== juniper ==
// fir_7_7
module fir_7_7(
    input clk,
    input rst,
    input [7:0] weight_data,
    input [2:0] weight_idx,
    input weight_valid,
    output weight_ready,
    input [7:0] input_data,
    input input_valid,
    output input_ready,
    output [15:0] output_data,
    input output_ready,
    output output_valid 
    );
    reg i_ready;
    reg w_ready;
    assign input_ready = i_ready;
    assign weight_ready = w_ready;
    wire [15:0] products [6:0];
    wire [15:0] sums [ 5:0];
    reg [7:0] inputs [6:0];
    reg [7:0] weights [6:0];
    reg [15:0] result;
    assign output_data = result;
    reg output_valid_delay;
    reg output_valid_r;
    assign output_valid = output_valid_r;
    always@(posedge clk)
    begin
        if(input_valid & input_ready)
            output_valid_delay <= 1;
        else
            output_valid_delay <= 0;
        output_valid_r <= output_valid_delay;
    end
    always@(posedge clk)
    begin
        if(rst)
        begin
            inputs[0] <= 0;
            inputs[1] <= 0;
            inputs[2] <= 0;
            inputs[3] <= 0;
            inputs[4] <= 0;
            inputs[5] <= 0;
            inputs[6] <= 0;
            weights[0] <= 0;
            weights[1] <= 0;
            weights[2] <= 0;
            weights[3] <= 0;
            weights[4] <= 0;
            weights[5] <= 0;
            weights[6] <= 0;
            result <= 0;
            i_ready <= 0;
            w_ready <= 0;
        end else begin
            i_ready <= 1;
            w_ready <= 1;
            if(weight_ready & weight_valid)begin
                weights[weight_idx] <= weight_data;
            end
            if(input_valid & input_ready)begin
                inputs[0] <= input_data;
                inputs[1] <= inputs[0];
                inputs[2] <= inputs[1];
                inputs[3] <= inputs[2];
                inputs[4] <= inputs[3];
                inputs[5] <= inputs[4];
                inputs[6] <= inputs[5];
            end
            if(output_valid & output_ready)begin
                result <= sums[5];
            end
        end
    end
    multiplier m0(inputs[0], weights[0], products[0]);
    multiplier m1(inputs[1], weights[1], products[1]);
    multiplier m2(inputs[2], weights[2], products[2]);
  ...
For scale: about 2600 cells after synthesis, ~130 flip-flops, about 43 I/O pins, ~21000 um2 of cells after synthesis.
Settings: LEC_CHECK=0, ABC_AREA=1, CAP_MARGIN=15, CORE_MARGIN=2, CORE_UTILIZATION=72, CTS_CLUSTER_SIZE=75, HOLD_SLACK_MARGIN=0.3, SETUP_SLACK_MARGIN=-0.31, SLEW_MARGIN=20; clock period 5.78 ns.
run.sh (not shown) runs the stock make flow with config.mk's settings and CLKGATE_MAP_FILE=.
The flow for juniper finished, though final verification flagged setup timing.
Relative to juniper, the following input files were edited for onyx:
Settings: CORE_UTILIZATION changed from 72 to 59; ABC_AREA removed (was 1); CAP_MARGIN changed from 15 to 20; HOLD_SLACK_MARGIN removed (was 0.3); SETUP_SLACK_MARGIN changed from -0.31 to 1.43; CTS_CLUSTER_SIZE removed (was 75).
==> results <==
onyx finished all stages; layout check result: FAIL, due to setup timing. On final routed wirelength across all metal layers, onyx does better than juniper. In onyx the sequential cell power turned out about 9% lower than in juniper. juniper -> onyx: total via count in the routed design decreased by more than 10%. Compared with juniper, onyx instantiates a smaller number of cells. Against juniper, onyx comes in about 1.9% higher on non-clock buffer total of the final layout. Highest-power group: combinational cells -> juniper, clock -> onyx. What juniper reported for clock power has to be multiplied by 1.12 to get the figure for onyx.
The inputs of indigo differ from those of onyx as listed below.
Settings: swapping 59 for 29 in CORE_UTILIZATION; clearing SETUP_SLACK_MARGIN, which used to be 1.43; swapping 5.78 for 7.51 in the clock period (ns, I/O delays scaled along).
Notes after the runs:
indigo | stages: all done | timing, DRC, antenna: all pass
Maximum frequency from static timing analysis, onyx and indigo, lower one = indigo.
Comparing share of total power in combinational logic for onyx and indigo, the smaller number came from indigo.
Final design area excluding fillers: indigo better than onyx
indigo vs onyx — critical-path maximum fanout rose 2.
Sink count of the clock tree came out exactly the same in onyx and indigo.
The estimated power of indigo ends up lower than the estimate for onyx.
> inputs changed (indigo -> pepper)
Settings: a change of CORE_UTILIZATION from 29 to 40; a change of the clock period (ns, I/O delays scaled along) from 7.51 to 8.0.
## What came out
[compare] base=indigo new=pepper: final cell count decreased by 251 relative to the old numbers, via density per instance picked up an extra 9.5%. Between pepper and indigo, the difference in count of unique library cells instantiated by Yosys is negligible. pepper against indigo: cell area moved down; flip-flop and latch share of the layout cell area increased by 0.37 points relative to the old numbers; final period demand of the worst path increased 240 ps; length of routed wiring on met1 higher. pepper: power in the clock group about 6% below indigo. Taking indigo as the reference point, the switching power as a share of total power of pepper falls by 0.16 points. Across both runs, maximum VDD drop was lower for pepper than for indigo.
#### Input delta (nickel over pepper)
Settings: changing SLEW_MARGIN from 20 to 0; setting PLACE_DENSITY to 0.4 for the first time; setting CTS_CLUSTER_SIZE to 98 for the first time; setting CTS_CLUSTER_DIAMETER to 178 for the first time; setting SETUP_SLACK_MARGIN to -0.76 for the first time.
## What came out
- Comparing nickel and pepper, the higher share of total power consumed by net switching was measured on nickel.
- nickel vs. pepper: global-route track usage on met1 moved up; final cycle utilization of the critical path has remained practically unchanged; cell total after placement went up by 0.47%; wire length of the first global-routing pass went up 6700 um; post-route worst setup slack increased by 5.3 ps relative to the old numbers.
- pepper → nickel: worst path required time rose by 30 ps; routed wire length went up about 11%.
- Internal power: nickel and pepper compared, lower one is nickel
- pepper -> nickel: die size delta 0, exact match
## Diff of input files: raven against nickel
Settings: CTS_CLUSTER_SIZE changed from 98 to 29; PLACE_DENSITY changed from 0.4 to 0.71; ABC_AREA newly set to 1.
--- outcome ---
Higher design area was reported by raven, not nickel. In raven the overall power of the completed layout turned out 89% higher than in nickel. raven against nickel: core area climbed 5.0%; count of filler cells inserted in the layout climbed about 1.3%; synthesized cell area climbed 930 um2; non-clock buffer count dropped 25.

* * *

## build 87
The RTL this note starts from:
==> flow/design.v <==
`timescale 1ns / 1ps
module fir_7_7(
    input clk,
    input rst,
    input [7:0] weight_data,
    input [2:0] weight_idx,
    input weight_valid,
    output weight_ready,
    input [7:0] input_data,
    input input_valid,
    output input_ready,
    output [15:0] output_data,
    input output_ready,
    output output_valid 
    );
    reg i_ready;
    reg w_ready;
    assign input_ready = i_ready;
    assign weight_ready = w_ready;
    wire [15:0] products [6:0];
    wire [15:0] sums [ 5:0];
    reg [7:0] inputs [6:0];
    reg [7:0] weights [6:0];
    reg [15:0] result;
    assign output_data = result;
    reg output_valid_delay;
    reg output_valid_r;
    assign output_valid = output_valid_r;
    always@(posedge clk)
    begin
        if(input_valid & input_ready)
            output_valid_delay <= 1;
        else
            output_valid_delay <= 0;
        output_valid_r <= output_valid_delay;
    end
    always@(posedge clk)
    begin
        if(rst)
        begin
            inputs[0] <= 0;
            inputs[1] <= 0;
            inputs[2] <= 0;
            inputs[3] <= 0;
            inputs[4] <= 0;
            inputs[5] <= 0;
            inputs[6] <= 0;
            weights[0] <= 0;
            weights[1] <= 0;
            weights[2] <= 0;
            weights[3] <= 0;
            weights[4] <= 0;
            weights[5] <= 0;
            weights[6] <= 0;
            result <= 0;
            i_ready <= 0;
            w_ready <= 0;
        end else begin
            i_ready <= 1;
            w_ready <= 1;
            if(weight_ready & weight_valid)begin
                weights[weight_idx] <= weight_data;
            end
            if(input_valid & input_ready)begin
                inputs[0] <= input_data;
                inputs[1] <= inputs[0];
                inputs[2] <= inputs[1];
                inputs[3] <= inputs[2];
                inputs[4] <= inputs[3];
                inputs[5] <= inputs[4];
                inputs[6] <= inputs[5];
            end
            if(output_valid & output_ready)begin
                result <= sums[5];
            end
        end
    end
    multiplier m0(inputs[0], weights[0], products[0]);
    multiplier m1(inputs[1], weights[1], products[1]);
    multiplier m2(inputs[2], weights[2], products[2]);
    multiplier m3(inputs[3], weights[3], products[3]);
    multiplier m4(inputs[4], weights[4], products[4]);
    multiplier m5(inputs[5], weights[5], products[5]);
    multiplier m6(inputs[6], weights[6], products[6]);
    adder a0(products[0], products[1], sums[0]);
    adder a1(products[2], products[3], sums[1]);
    adder a2(products[4], products[5], sums[2]);
    adder a3(products[6], sums[0], sums[3]);
    adder a4(sums[1], sums[2], sums[4]);
    adder a5(sums[3], sums[4], sums[5]);
endmodule
module adder(
    input [15:0] addend1,
    input [15:0] addend2,
    output [15:0] sum
    );
    assign sum = addend1 + addend2;
endmodule
module multiplier(
    input [7:0] weight_data,
    input [7:0] input_data,
    output [15:0] product
    );
    assign product = weight_data * input_data;
endmodule
clock: 6.44 ns
lec_check: 0
abc_area: 1
cap_margin: 30
core_margin: 2
core_utilization: 72
cts_cluster_diameter: 319
cts_cluster_size: 15
gpl_timing_driven: 1
max_routing_layer: met5
place_density: 0.8
setup_slack_margin: -0.21
slew_margin: 20
To summarise build 87: no stage aborted, but the layout did not pass its checks, failing on negative setup slack.
Setup changes, build 87 to build 3
- PLACE_DENSITY no longer set, was 0.8
- SETUP_SLACK_MARGIN now 1.08, was -0.21
- PLACE_DENSITY_LB_ADDON now 0.02, previously not set
[summary]
In build 3 the implementation ran to completion but is not tape-out ready, as the final checks report negative setup slack. Build 87 has higher total internal power than build 3. [diff] post-layout worst setup margin, build 3 relative to build 87: improvement. Summary — fraction of area in multi-input gates, build 3 relative to build 87: higher, by 0.55 points.
Changes in build 47 relative to build 3:
- a change of ABC_AREA from 1 to 0
- a change of CAP_MARGIN from 30 to 10
- an added MIN_ROUTING_LAYER of met2
- an added PLACE_DENSITY of 0.92
- a deleted CTS_CLUSTER_SIZE that had been 15
- a deleted PLACE_DENSITY_LB_ADDON that had been 0.02
- a change of SETUP_SLACK_MARGIN from 1.08 to 1.3
- a change of the clock period (ns, I/O delays scaled along) from 6.44 to 5.7
Findings:
Build 47: it failed during global routing, and the tool reported GRT-0116.
Initial core utilization: build 47 vs build 3 up 0.67 points
NOTE number of distinct library cell variants in the gate-level netlist after synthesis build 3->build 47 increased by more than 10%
Chip area estimate from yosys synthesis is lower on build 47
Compared with build 3, build 47 shows average instance area after synthesis that has gone up by more than 10%.
When build 47 is set beside build 3, its total standard cell area after synthesis turns out to be 4.5% smaller.
[inputs] build 11 vs build 47
- GPL_TIMING_DRIVEN removed (was 1)
- MAX_ROUTING_LAYER removed (was met5)
- CAP_MARGIN changed from 10 to 20
- SETUP_SLACK_MARGIN removed (was 1.3)
- ABC_AREA removed (was 0)
- PLACE_DENSITY removed (was 0.92)
- CTS_CLUSTER_DIAMETER changed from 319 to 59
- MIN_ROUTING_LAYER removed (was met2)
- the clock period (ns, I/O delays scaled along) changed from 5.7 to 5.05
Results
Between build 11 and build 47, the difference in number of synthesized register bits is negligible. Synthesized-area fraction occupied by and/or/nand/nor cells: build 47 vs build 11 identical. What the final checks of build 11 revealed, after a flow that finished every stage, was a layout that fails on negative setup slack. Build 11 vs. build 47: pre-CTS setup slack went down by 0.70 ns. Diff build 47 -> build 11: last weighted congestion value of the routability-driven placer has decreased; post-DP HPWL decreased by 1.9% relative to the old numbers; number of placed instances with taps included has remained practically unchanged. For area fraction in compound gates after synthesis, build 11 and build 47 come out practically identical.
diff inputs: build 11 => build 78
- a change of CORE_UTILIZATION from 72 to 40
- a deleted CTS_CLUSTER_DIAMETER that had been 59
- a change of the clock period (ns, I/O delays scaled along) from 5.05 to 7.51
Results
Against build 11, horizontal die dimension in build 78 rose by more than a quarter. In build 78 the number of antenna repair diodes turned out 1 higher than in build 11. Build 78 ends up with a time the worst path needs with I/O delays and setup that is 0.18 ns higher than in build 11. Between build 11 and build 78, the difference in chip area estimate from yosys synthesis is negligible. Diff build 11 -> build 78: critical path depth went up, share of total power in sequential cells moved up, worst hold margin has increased, data required time at the worst endpoint picked up an extra 2.48 ns. Build 78 reached the end of the flow, and the finished layout is clean on the timing, DRC and antenna checks. Build 11 → build 78: smallest setup slack after layout shows an increase of 2.28 ns, via count shows a reduction of about 11%.
Power is estimated from default activity; no workload was simulated.
